==> inputs of wip/onyx <==
## cpu
module cpu(
    input clk,
    input reset,
    output [7:0] imem_addr,
    input [18:0] imem_data,
    output [7:0] dmem_addr,
    output [18:0] dmem_wdata,
    output dmem_we,
    input [18:0] dmem_rdata,
    output rf_we,
    output [2:0] rf_waddr,
    output [18:0] rf_wdata
);
clock: 20.6 ns
lec_check: 0
cap_margin: 20
core_margin: 2
core_utilization: 72
place_density: 0.66
setup_slack_margin: 5.0
slew_margin: 20
run.sh (not shown) runs the stock make flow with config.mk's settings and CLKGATE_MAP_FILE=.
==> wip/violet (differences from wip/onyx) <==
- CORE_UTILIZATION: 72 -> 40
- PLACE_DENSITY: 0.66 -> unset
==> flow/constraint.sdc (replaced) <==
create_clock -name core_clock -period 37.0 [get_ports {clk}]
set_input_delay 7.4000 -clock core_clock [delete_from_list [all_inputs] [get_ports {clk}]]
set_output_delay 7.4000 -clock core_clock [all_outputs]
set_load 0.01 [all_outputs]
==> summary of the runs <==
Die area: wip/onyx is lower than wip/violet (44%).
wip/onyx aborted during 5_1_grt with GRT-0116. wip/violet produced a clean layout.
In synthesized cell count, wip/onyx and wip/violet do not differ.
In synthesized area, wip/onyx and wip/violet do not differ.

---

==> inputs of trial 76 <==
Starting RTL as in the previous note.
## cpu
module cpu(
    input clk,
    input reset,
    output [7:0] imem_addr,
    input [18:0] imem_data,
    output [7:0] dmem_addr,
    output [18:0] dmem_wdata,
    output dmem_we,
    input [18:0] dmem_rdata,
    output rf_we,
    output [2:0] rf_waddr,
    output [18:0] rf_wdata
);
clock: 22.4 ns
lec_check: 0
abc_area: 0
cap_margin: 35
cell_pad_in_sites_detail_placement: 0
cell_pad_in_sites_global_placement: 1
core_margin: 2
core_utilization: 57
cts_cluster_diameter: 170
min_routing_layer: met2
slew_margin: 25
==> inputs of trial 95, as changes to trial 76 <==
- ABC_AREA: 0 -> 1
- CAP_MARGIN: 35 -> 20
- CELL_PAD_IN_SITES_DETAIL_PLACEMENT: 0 -> default
- CELL_PAD_IN_SITES_GLOBAL_PLACEMENT: 1 -> default
- CORE_UTILIZATION: 57 -> 72
- CTS_CLUSTER_DIAMETER: 170 -> 262
- MIN_ROUTING_LAYER: met2 -> default
- PLACE_DENSITY: default -> 0.66
- SLEW_MARGIN: 25 -> 20
==> flow/constraint.sdc (replaced) <==
create_clock -name core_clock -period 20.6 [get_ports {clk}]
set_input_delay 4.1200 -clock core_clock [delete_from_list [all_inputs] [get_ports {clk}]]
set_output_delay 4.1200 -clock core_clock [all_outputs]
set_load 0.01 [all_outputs]
==> inputs of trial 41, as changes to trial 76 <==
- ABC_AREA: 0 -> 1
- CAP_MARGIN: 35 -> 20
- CELL_PAD_IN_SITES_DETAIL_PLACEMENT: 0 -> default
- CELL_PAD_IN_SITES_GLOBAL_PLACEMENT: 1 -> default
- CORE_UTILIZATION: 57 -> 62
- CTS_CLUSTER_DIAMETER: 170 -> default
- CTS_CLUSTER_SIZE: default -> 96
- MIN_ROUTING_LAYER: met2 -> default
- SLEW_MARGIN: 25 -> 20
==> flow/constraint.sdc (replaced) <==
create_clock -name core_clock -period 17.9 [get_ports {clk}]
set_input_delay 3.5800 -clock core_clock [delete_from_list [all_inputs] [get_ports {clk}]]
set_output_delay 3.5800 -clock core_clock [all_outputs]
set_load 0.01 [all_outputs]
==> summary of the runs <==
- Trial 95 aborted during global routing with GRT-0116. Trial 76 stopped in global routing with GRT-0116. Trial 41 died in global routing.
- In synthesized area, trial 41 and trial 95 do not differ.
- Of trial 76 and trial 41, trial 41 has the higher synthesized cell count (gap about 5.5%, measured against trial 41).
- Die size: trial 76 > trial 41 > trial 95.
==> figures <==
item	trial 41	trial 76	trial 95
Xor and xnor area share after synthesis	0.0508	0.0503	0.0508
Yosys aoi share	0.178	0.220	0.178
DIE WIDTH	234 um	247 um	217 um
Synth Seq Share	0.250	0.245	0.250
Detailed-placement wirelength estimate	87.1 mm	102 mm	92.8 mm
Run status	aborted with a tool error	aborted with a tool error	aborted with a tool error
Last stage reached	global routing	global routing	global routing
Chip area in the Yosys report	32800 um^2	33600 um^2	32800 um^2
Number of buffers inserted by post-CTS setup repair	289	205	130
Die Y	234 um	247 um	217 um
CORE AREA	52400 um^2	57900 um^2	45200 um^2

---

==> job 7968: inputs <==
cpu again, from the RTL that the note above started with.
export LEC_CHECK = 0
export ABC_AREA = 1
export CAP_MARGIN = 20
export CELL_PAD_IN_SITES_DETAIL_PLACEMENT = 1
export CELL_PAD_IN_SITES_GLOBAL_PLACEMENT = 1
export CORE_MARGIN = 2
export CORE_UTILIZATION = 40
export MAX_ROUTING_LAYER = met4
export SLEW_MARGIN = 20
create_clock -name core_clock -period 38.0 [get_ports {clk}]
==> inputs of job 3645, as changes to job 7968 <==
--- a/flow/config.mk
+++ b/flow/config.mk
@@ -9,7 +9,5 @@
 export CAP_MARGIN = 20
-export CELL_PAD_IN_SITES_DETAIL_PLACEMENT = 1
-export CELL_PAD_IN_SITES_GLOBAL_PLACEMENT = 1
 export CORE_MARGIN = 2
-export CORE_UTILIZATION = 40
-export MAX_ROUTING_LAYER = met4
+export CORE_UTILIZATION = 56
+export CTS_CLUSTER_DIAMETER = 241
 export SLEW_MARGIN = 20
==> flow/constraint.sdc (replaced) <==
create_clock -name core_clock -period 28.0 [get_ports {clk}]
set_input_delay 5.6000 -clock core_clock [delete_from_list [all_inputs] [get_ports {clk}]]
set_output_delay 5.6000 -clock core_clock [all_outputs]
set_load 0.01 [all_outputs]
==> inputs of job 5678, as changes to job 7968 <==
==> flow/config.mk (replaced) <==
export PLATFORM = sky130hd
export DESIGN_NAME = cpu
export DESIGN_NICKNAME = cpu
export VERILOG_FILES = /design/flow/design.v
export SDC_FILE = /design/flow/constraint.sdc
export NUM_CORES = 4
export LEC_CHECK = 0
export ABC_AREA = 0
export CAP_MARGIN = 10
export CELL_PAD_IN_SITES_DETAIL_PLACEMENT = 1
export CELL_PAD_IN_SITES_GLOBAL_PLACEMENT = 0
export CORE_ASPECT_RATIO = 1.36
export CORE_MARGIN = 9
export CORE_UTILIZATION = 40
export GPL_TIMING_DRIVEN = 0
export MAX_ROUTING_LAYER = met4
export SLEW_MARGIN = 35
export TNS_END_PERCENT = 30
==> flow/constraint.sdc (replaced) <==
create_clock -name core_clock -period 24.4 [get_ports {clk}]
set_input_delay 4.8800 -clock core_clock [delete_from_list [all_inputs] [get_ports {clk}]]
set_output_delay 4.8800 -clock core_clock [all_outputs]
set_load 0.01 [all_outputs]
==> results <==
- The lowest die area belongs to job 3645, the highest to job 5678.
- Sequential share of layout area: job 3645 < job 5678 < job 7968.
- Design area: job 7968 < job 5678 < job 3645.
- Job 5678 produced a layout that fails on setup timing. Job 3645 produced a layout that fails on setup timing. Job 7968 ran to the end with no violations.
- Of job 3645 and job 7968, job 3645 has the higher utilization (gap 27 points).
- Final cell count, lowest first: job 5678, job 7968, job 3645.
- The highest count of clock-buffer cells in the layout belongs to job 7968, the lowest to job 5678.
==> figures <==
Tally of unique sky130hd cells used after synthesis: job 5678 98; job 3645 74; job 7968 74
Maximum number of pins on one net before global-route repair: job 5678 80; job 3645 63; job 7968 120
Layout Cells excl Fill: job 5678 5724; job 3645 6110; job 7968 5800
DR iter-0 viols: job 5678 3280; job 3645 3443; job 7968 1907
Met2 usage in global routing: job 5678 0.609; job 3645 0.658; job 7968 0.551
Result of the run: job 5678 finished with violations; job 3645 finished with violations; job 7968 no timing/DRC/antenna violations
Violated checks: job 5678 setup timing; job 3645 setup timing; job 7968 -
Placed standard-cell area: job 5678 0.0370 mm²; job 3645 0.0395 mm²; job 7968 0.0365 mm²
Tightest hold margin: job 5678 322 ps; job 3645 335 ps; job 7968 342 ps
Detailed route wirelength on metal3: job 5678 13600 µm; job 3645 13400 µm; job 7968 5650 µm
First drt pass iteration count: job 5678 6; job 3645 6; job 7968 7
Final-layout clock-cell area share: job 5678 0.0302; job 3645 0.0271; job 7968 0.0358
Global-route usage over all layers: job 5678 0.364; job 3645 0.406; job 7968 0.323
Buffers inserted by post-CTS timing repair: job 5678 229; job 3645 188; job 7968 9

---

==> run a: inputs <==
cpu again, from the RTL that the note above started with.
make LEC_CHECK=0 CAP_MARGIN=15 CELL_PAD_IN_SITES_DETAIL_PLACEMENT=2 CELL_PAD_IN_SITES_GLOBAL_PLACEMENT=3 CORE_ASPECT_RATIO=1.11 CORE_MARGIN=10 CORE_UTILIZATION=28 CTS_CLUSTER_DIAMETER=58 CTS_CLUSTER_SIZE=56 GPL_ROUTABILITY_DRIVEN=1 HOLD_SLACK_MARGIN=-0.02 MAX_ROUTING_LAYER=met5 MIN_ROUTING_LAYER=met2 PLACE_DENSITY_LB_ADDON=0.17 SLEW_MARGIN=30 TNS_END_PERCENT=65 finish   # period 63.1 ns
==> run b: changes against run a <==
==> flow/config.mk (replaced) <==
export PLATFORM = sky130hd
export DESIGN_NAME = cpu
export DESIGN_NICKNAME = cpu
export VERILOG_FILES = /design/flow/design.v
export SDC_FILE = /design/flow/constraint.sdc
export NUM_CORES = 4
export LEC_CHECK = 0
export ABC_AREA = 1
export CAP_MARGIN = 20
export CORE_MARGIN = 2
export CORE_UTILIZATION = 72
export CTS_CLUSTER_DIAMETER = 241
export CTS_CLUSTER_SIZE = 38
export SETUP_SLACK_MARGIN = 5.0
export SLEW_MARGIN = 20
export TNS_END_PERCENT = 5
==> flow/constraint.sdc (replaced) <==
create_clock -name core_clock -period 20.6 [get_ports {clk}]
set_input_delay 4.1200 -clock core_clock [delete_from_list [all_inputs] [get_ports {clk}]]
set_output_delay 4.1200 -clock core_clock [all_outputs]
set_load 0.01 [all_outputs]
==> comparison table <==
item	run a	run b
Inserted Clock Buffers	49	13
Placer congestion estimate	0.9966	1.096
Max H-tree Level	2	1
Yosys aoi share	21.97%	17.78%
Status	no timing/DRC/antenna violations	did not finish
Last stage reached	-	global routing
Gate Count Post-Synth	4131	4372
Area leader share	12.45%	12.75%
Final HPWL from detailed placement	125.6 mm	96.06 mm
Core Density at Floorplan	28.26%	72.55%
Synthesized area per cell	8.127 sq um	7.498 sq um
Width of the chip	348.7 um	217.4 um
Mux cell area share	5.288%	0.06870%
Sequential-to-total area share from yosys stat	24.46%	25.05%
Number of placed instances with taps included	5691	5640
Most common cell in the synthesized netlist	sky130_fd_sc_hd__nor2_1	sky130_fd_sc_hd__nand2_1
# Post-CTS Setup Buffers	0	76
Row cnt	133	78
Count of different cell masters after synthesis	98	74
Floorplan Core Area	118800 sq um	45190 sq um
Placed Instance Area	36750 sq um	39460 sq um
Chip area estimate from yosys synthesis	33570 sq um	32780 sq um
DIE AREA	134200 sq um	47250 sq um
Floorplan net count	4614	4855
Y dimension of the die	384.8 um	217.4 um

---

==> inputs of job 1600 <==
cpu again, from the RTL that the note above started with.
==> flow/config.mk <==
export PLATFORM = sky130hd
export DESIGN_NAME = cpu
export DESIGN_NICKNAME = cpu
export VERILOG_FILES = /design/flow/design.v
export SDC_FILE = /design/flow/constraint.sdc
export NUM_CORES = 4
export LEC_CHECK = 0
export CAP_MARGIN = 30
export CORE_MARGIN = 2
export CORE_UTILIZATION = 58
export CTS_CLUSTER_DIAMETER = 58
export GPL_ROUTABILITY_DRIVEN = 1
export HOLD_SLACK_MARGIN = -0.03
export MAX_ROUTING_LAYER = met5
export PLACE_DENSITY_LB_ADDON = 0.17
export SETUP_SLACK_MARGIN = 5.0
export SLEW_MARGIN = 30
export TNS_END_PERCENT = 35
==> flow/constraint.sdc <==
create_clock -name core_clock -period 63.1 [get_ports {clk}]
set_input_delay 12.6200 -clock core_clock [delete_from_list [all_inputs] [get_ports {clk}]]
set_output_delay 12.6200 -clock core_clock [all_outputs]
set_load 0.01 [all_outputs]
==> job 5192 (differences from job 1600) <==
Settings changed: ABC_AREA set to 1, CAP_MARGIN 30 to 20, CORE_UTILIZATION 58 to 65, CTS_CLUSTER_DIAMETER 58 to 342, GPL_ROUTABILITY_DRIVEN 1 to not set, HOLD_SLACK_MARGIN -0.03 to not set, MAX_ROUTING_LAYER met5 to not set, PLACE_DENSITY_LB_ADDON 0.17 to not set, SETUP_SLACK_MARGIN 5.0 to -2.0, SLEW_MARGIN 30 to 20, TNS_END_PERCENT 35 to not set.
==> flow/constraint.sdc (replaced) <==
create_clock -name core_clock -period 30.9 [get_ports {clk}]
set_input_delay 6.1800 -clock core_clock [delete_from_list [all_inputs] [get_ports {clk}]]
set_output_delay 6.1800 -clock core_clock [all_outputs]
set_load 0.01 [all_outputs]
==> job 1863 (differences from job 1600) <==
Settings changed: ABC_AREA set to 1, CAP_MARGIN 30 to 20, CORE_UTILIZATION 58 to 71, CTS_CLUSTER_DIAMETER 58 to 276, CTS_CLUSTER_SIZE set to 34, HOLD_SLACK_MARGIN -0.03 to not set, PLACE_DENSITY set to 0.65, PLACE_DENSITY_LB_ADDON 0.17 to not set, SETUP_SLACK_MARGIN 5.0 to -2.0, TNS_END_PERCENT 35 to 5.
==> flow/constraint.sdc (replaced) <==
create_clock -name core_clock -period 33.0 [get_ports {clk}]
set_input_delay 6.6000 -clock core_clock [delete_from_list [all_inputs] [get_ports {clk}]]
set_output_delay 6.6000 -clock core_clock [all_outputs]
set_load 0.01 [all_outputs]
==> results <==
quantity	job 1600	job 5192	job 1863
Type of the worst min-delay path	reg -> reg	reg -> reg	-
Count of instantiated cells in the yosys netlist	4,131	4,372	4,372
TAP cells	765	672	-
Area of the mapped netlist	33,570 um^2	32,780 um^2	32,780 um^2
Combinational share of cell area	63.14%	51.66%	-
Outcome	complete, no violations	finished with violations	aborted with a tool error
Stage where the flow stopped	-	-	global routing
Violated checks	-	max-capacitance violations, max-slew violations, negative setup slack	-
Worst Hold Slack	0.3293 ns	0.3483 ns	-
Finished layout cell area	36,970 um^2	43,450 um^2	-
Clock network area share	3.702%	2.742%	-
Number of cells on the worst hold path	0	0	-
Slew of the pin with the lowest slew margin	1.150 ns	1.667 ns	-
Area of the placeable core	57,480 um^2	49,970 um^2	45,480 um^2
Destination of the worst hold path	EX_MEM_cpu.MEM_memtoreg	MEM_WB_cpu.WB_memtoreg	-
Site row count	88	82	78

---

==> job 6672: inputs <==
Starting RTL as in the previous note.
Settings: LEC_CHECK=0, CAP_MARGIN=30, CORE_ASPECT_RATIO=0.62, CORE_MARGIN=2, CORE_UTILIZATION=58, CTS_CLUSTER_DIAMETER=58, CTS_CLUSTER_SIZE=56, GPL_ROUTABILITY_DRIVEN=1, MAX_ROUTING_LAYER=met5, PLACE_DENSITY_LB_ADDON=0.17, SETUP_SLACK_MARGIN=5.0, SLEW_MARGIN=30, TNS_END_PERCENT=35; clock period 63.1 ns.
==> job 2787: changes against job 6672 <==
==> flow/config.mk (replaced) <==
export PLATFORM = sky130hd
export DESIGN_NAME = cpu
export DESIGN_NICKNAME = cpu
export VERILOG_FILES = /design/flow/design.v
export SDC_FILE = /design/flow/constraint.sdc
export NUM_CORES = 4
export LEC_CHECK = 0
export CAP_MARGIN = 20
export CORE_MARGIN = 2
export CORE_UTILIZATION = 72
export CTS_CLUSTER_SIZE = 63
export PLACE_DENSITY = 0.67
export SETUP_SLACK_MARGIN = 4.21
export SLEW_MARGIN = 20
==> flow/constraint.sdc (replaced) <==
create_clock -name core_clock -period 16.8 [get_ports {clk}]
set_input_delay 3.3600 -clock core_clock [delete_from_list [all_inputs] [get_ports {clk}]]
set_output_delay 3.3600 -clock core_clock [all_outputs]
set_load 0.01 [all_outputs]
==> comparison table <==
|  | job 6672 | job 2787 |
|---|---|---|
| Cts hold-fix bufs | 0 | 0 |
| Number of buffers created by CTS | 22 | 36 |
| Gpl congestion | 1.058 | 1.168 |
| Die area | 59,880 um^2 | 48,370 um^2 |
| Hpwl dp | 96,550 um | 103,600 um |
| Status | no timing/DRC/antenna violations | did not finish |
| Failing step | - | 5_1_grt |
| Count of buffers added by post-CTS timing repair for setup | 0 | 170 |
| CTS H-tree lvls | 1 | 2 |
| Chip height | 193.4 um | 219.9 um |
| Worst setup slack after placement | 16,100 ps | -19,400 ps |
| Number of instances in the placed design | 4,907 | 5,367 |
| Area after DPL | 35,680 um^2 | 40,700 um^2 |
| Std-Cell Rows | 69 | 79 |
| Number of gates resized after CTS | 0 | 172 |
| Core Area | 57,240 um^2 | 46,260 um^2 |
| Core utilization before placement | 0.5866 | 0.7258 |
| Die width | 309.6 um | 219.9 um |
